Design ascon_p_serial_multiround, start of the top module:
module ascon_p_serial_multiround     
     #(parameter BW = 64) (
         input clk,
         input rstn,
         input en,                        
         input en_inc,                    
         input [2:0] slice_idx,           
         input [BW-1:0] slice_in,         
         output reg [BW-1:0] slice_out,   
         output done                      
     );
Size in the first run: roughly 390 flip-flops, roughly 0.033 mm² of cells after synthesis.
export LEC_CHECK = 0
export CAP_MARGIN = 20
export CORE_MARGIN = 2
export CORE_UTILIZATION = 72
export CTS_CLUSTER_DIAMETER = 362
export HOLD_SLACK_MARGIN = -0.1
export SETUP_SLACK_MARGIN = -0.34
export SLEW_MARGIN = 20
create_clock -name core_clock -period 3.43 [get_ports {clk}]
run.sh (not shown) runs the stock make flow with config.mk's settings and CLKGATE_MAP_FILE=.
The baseline completed and failed the layout checks on negative setup slack.
Then changed:
CORE_UTILIZATION = 51   (was 72)
CTS_CLUSTER_DIAMETER = not set   (was 362)
CTS_CLUSTER_SIZE = 96   (was not set)
HOLD_SLACK_MARGIN = not set   (was -0.1)
SETUP_SLACK_MARGIN = not set   (was -0.34)
clock period = 1.97 ns   (was 3.43 ns; I/O delays follow)
With this change the flow did not get past 5_1_grt (GRT-0232).
Area after synthesis does not change.
Synthesized cell count stays the same.
Die area rose by 40%.

========
The RTL this note starts from:
==> flow/design.v <==
`timescale 1ns / 1ps
module rotr
    #(parameter BW = 64)
    (
        input [BW - 1:0] val,     
        input [5:0] n_1,          
        input [5:0] n_2,          
        output [BW - 1:0] out
    );
    assign out = ((val >> n_1) | (val << (BW - n_1))) ^ ((val >> n_2) | (val << (BW - n_2)));
endmodule
`timescale 1ns / 1ps
module round_counter (
    input clk,               
    input load,              
    input inc,               
    output reg [3:0] dout,   
    output reg done          
);
    always @(posedge clk) begin
        if (load) begin
            dout <= 0;        
            done <= 0;
        end
        else if (inc && !done) begin
            dout <= dout + 1;        
            if (dout == 4'd11)       
                done <= 1;
        end
    end
endmodule
`timescale 1ns / 1ps
module ascon_p_serial_multiround     
     #(parameter BW = 64) (
         input clk,
         input rstn,
         input en,                        
         input en_inc,                    
         input [2:0] slice_idx,           
         input [BW-1:0] slice_in,         
         output reg [BW-1:0] slice_out,   
         output done                      
     );
    reg [BW-1:0] state [0:4];
    wire [3:0] round;
    wire [BW*5 - 1:0] next_state_w;
    always @(posedge clk or negedge rstn) begin
        if (!rstn) begin
            state[0] <= 0; state[1] <= 0; state[2] <= 0;
            state[3] <= 0; state[4] <= 0;
        end else if (en) begin
            state[slice_idx] <= slice_in;
        end 
        else if (en_inc && !done) begin
            {state[0], state[1], state[2], state[3], state[4]} <= next_state_w;
        end
    end
    wire [BW-1:0] s_rc0, s_rc1, s_rc2, s_rc3, s_rc4;
    wire [BW-1:0] s_p1_0, s_p1_1, s_p1_2, s_p1_3, s_p1_4;
    wire [BW-1:0] t0, t1, t2, t3, t4;
    wire [BW-1:0] s_p2_0, s_p2_1, s_p2_2, s_p2_3, s_p2_4;
    wire [BW-1:0] s_sub_0, s_sub_1, s_sub_2, s_sub_3, s_sub_4;
    wire [BW-1:0] s_q0, s_q1, s_q2, s_q3, s_q4;
    wire [BW-1:0] s_ld_0, s_ld_1, s_ld_2, s_ld_3, s_ld_4;
    assign s_rc0 = state[0];
    assign s_rc1 = state[1];
    assign s_rc2 = state[2] ^ {{56'd0}, (8'd240 - 8'd15 * round)};  
    assign s_rc3 = state[3];
    assign s_rc4 = state[4];
    assign s_p1_0 = s_rc0 ^ s_rc4;
    assign s_p1_4 = s_rc4 ^ s_rc3;
    assign s_p1_2 = s_rc2 ^ s_rc1;
    assign s_p1_1 = s_rc1;
    assign s_p1_3 = s_rc3;
    assign t0 = (~s_p1_0) & s_p1_1;
    assign t1 = (~s_p1_1) & s_p1_2;
    assign t2 = (~s_p1_2) & s_p1_3;
    assign t3 = (~s_p1_3) & s_p1_4;
    assign t4 = (~s_p1_4) & s_p1_0;
    assign s_p2_0 = s_p1_0 ^ t1;
    assign s_p2_1 = s_p1_1 ^ t2;
    assign s_p2_2 = s_p1_2 ^ t3;
    assign s_p2_3 = s_p1_3 ^ t4;
    assign s_p2_4 = s_p1_4 ^ t0;
    assign s_sub_1 = s_p2_1 ^ s_p2_0;
    assign s_sub_0 = s_p2_0 ^ s_p2_4;
    assign s_sub_3 = s_p2_3 ^ s_p2_2;
    assign s_sub_2 = s_p2_2 ^ {BW{1'b1}};
    assign s_sub_4 = s_p2_4;
    assign s_ld_0 = s_sub_0 ^ s_q0;
    assign s_ld_1 = s_sub_1 ^ s_q1;
    assign s_ld_2 = s_sub_2 ^ s_q2;
    assign s_ld_3 = s_sub_3 ^ s_q3;
    assign s_ld_4 = s_sub_4 ^ s_q4;
    assign next_state_w = {s_ld_0, s_ld_1, s_ld_2, s_ld_3, s_ld_4};
    reg [BW-1:0] tmp_out;
    always @(*) begin
        case (slice_idx)
            3'd0: tmp_out = state[0];
            3'd1: tmp_out = state[1];
            3'd2: tmp_out = state[2];
            3'd3: tmp_out = state[3];
            3'd4: tmp_out = state[4];
            default: tmp_out = 0;
        endcase
    end
    always @(posedge clk or negedge rstn) begin
        if (!rstn)
            slice_out <= 'd0;
        else 
            slice_out <= tmp_out;
    end
    round_counter round_ctr (
        .clk(clk),
        .load(!rstn || en),    
        .inc(en_inc),
        .dout(round),
        .done(done)
    );
    rotr ROT0(.val(s_sub_0), .n_1(19), .n_2(28), .out(s_q0));
    rotr ROT1(.val(s_sub_1), .n_1(61), .n_2(39), .out(s_q1));
    rotr ROT2(.val(s_sub_2), .n_1(1),  .n_2(6),  .out(s_q2));
    rotr ROT3(.val(s_sub_3), .n_1(10), .n_2(17), .out(s_q3));
    rotr ROT4(.val(s_sub_4), .n_1(7),  .n_2(41), .out(s_q4));
endmodule
make LEC_CHECK=0 CAP_MARGIN=40 CORE_MARGIN=2 CORE_UTILIZATION=70 CTS_CLUSTER_DIAMETER=49 CTS_CLUSTER_SIZE=32 SLEW_MARGIN=20 finish   # period 3.08 ns
The baseline finished but fails on setup timing.
Then changed:
--- a/flow/config.mk
+++ b/flow/config.mk
@@ -8 +8 @@
-export CAP_MARGIN = 40
+export CAP_MARGIN = 20
@@ -10,3 +10 @@
-export CORE_UTILIZATION = 70
-export CTS_CLUSTER_DIAMETER = 49
-export CTS_CLUSTER_SIZE = 32
+export CORE_UTILIZATION = 52
==> flow/constraint.sdc (replaced) <==
create_clock -name core_clock -period 4.09 [get_ports {clk}]
set_input_delay 0.8180 -clock core_clock [delete_from_list [all_inputs] [get_ports {clk}]]
set_output_delay 0.8180 -clock core_clock [all_outputs]
set_load 0.01 [all_outputs]
Outcome:
- The changed run completed with no timing, DRC or antenna violations
- maximum frequency climbs slightly
- wire length drops by a few percent
- worst hold slack loses 0.25 ns
Then changed:
--- a/flow/config.mk
+++ b/flow/config.mk
@@ -10 +10,3 @@
-export CORE_UTILIZATION = 52
+export CORE_UTILIZATION = 71
+export CTS_CLUSTER_DIAMETER = 193
+export MAX_ROUTING_LAYER = met4
==> flow/constraint.sdc (replaced) <==
create_clock -name core_clock -period 3.61 [get_ports {clk}]
set_input_delay 0.7220 -clock core_clock [delete_from_list [all_inputs] [get_ports {clk}]]
set_output_delay 0.7220 -clock core_clock [all_outputs]
set_load 0.01 [all_outputs]
- This time the run reached the layout checks and failed them: setup timing
- first-iteration DRC count grows by 52%
- critical path depth decreases by 5
- worst hold slack got worse by 0.13 ns
- area after synthesis stays the same
- count of clock-buffer cells in the layout falls by 7
- die size fell by 26%
- via count grows by 13%
- synthesized cell count does not change
Then changed:
--- a/flow/config.mk
+++ b/flow/config.mk
@@ -11,2 +11,2 @@
-export CTS_CLUSTER_DIAMETER = 193
-export MAX_ROUTING_LAYER = met4
+export CTS_CLUSTER_SIZE = 39
+export HOLD_SLACK_MARGIN = -0.08
==> flow/constraint.sdc (replaced) <==
create_clock -name core_clock -period 3.82 [get_ports {clk}]
set_input_delay 0.7640 -clock core_clock [delete_from_list [all_inputs] [get_ports {clk}]]
set_output_delay 0.7640 -clock core_clock [all_outputs]
set_load 0.01 [all_outputs]
The changed run completed and failed the layout checks on setup timing.
Worst setup slack gets better by 0.31 ns.
Design area went down by about 2%.
Synthesized cell count stays the same.
Critical path depth went up by 4.
Synthesized area stays the same.
Non-clock buffer count went down by 57.
Die area is unchanged.
Worst hold slack gets better by 0.10 ns.
Register-to-register slack gets better by 0.31 ns.
Wire length went down by 4.1%.
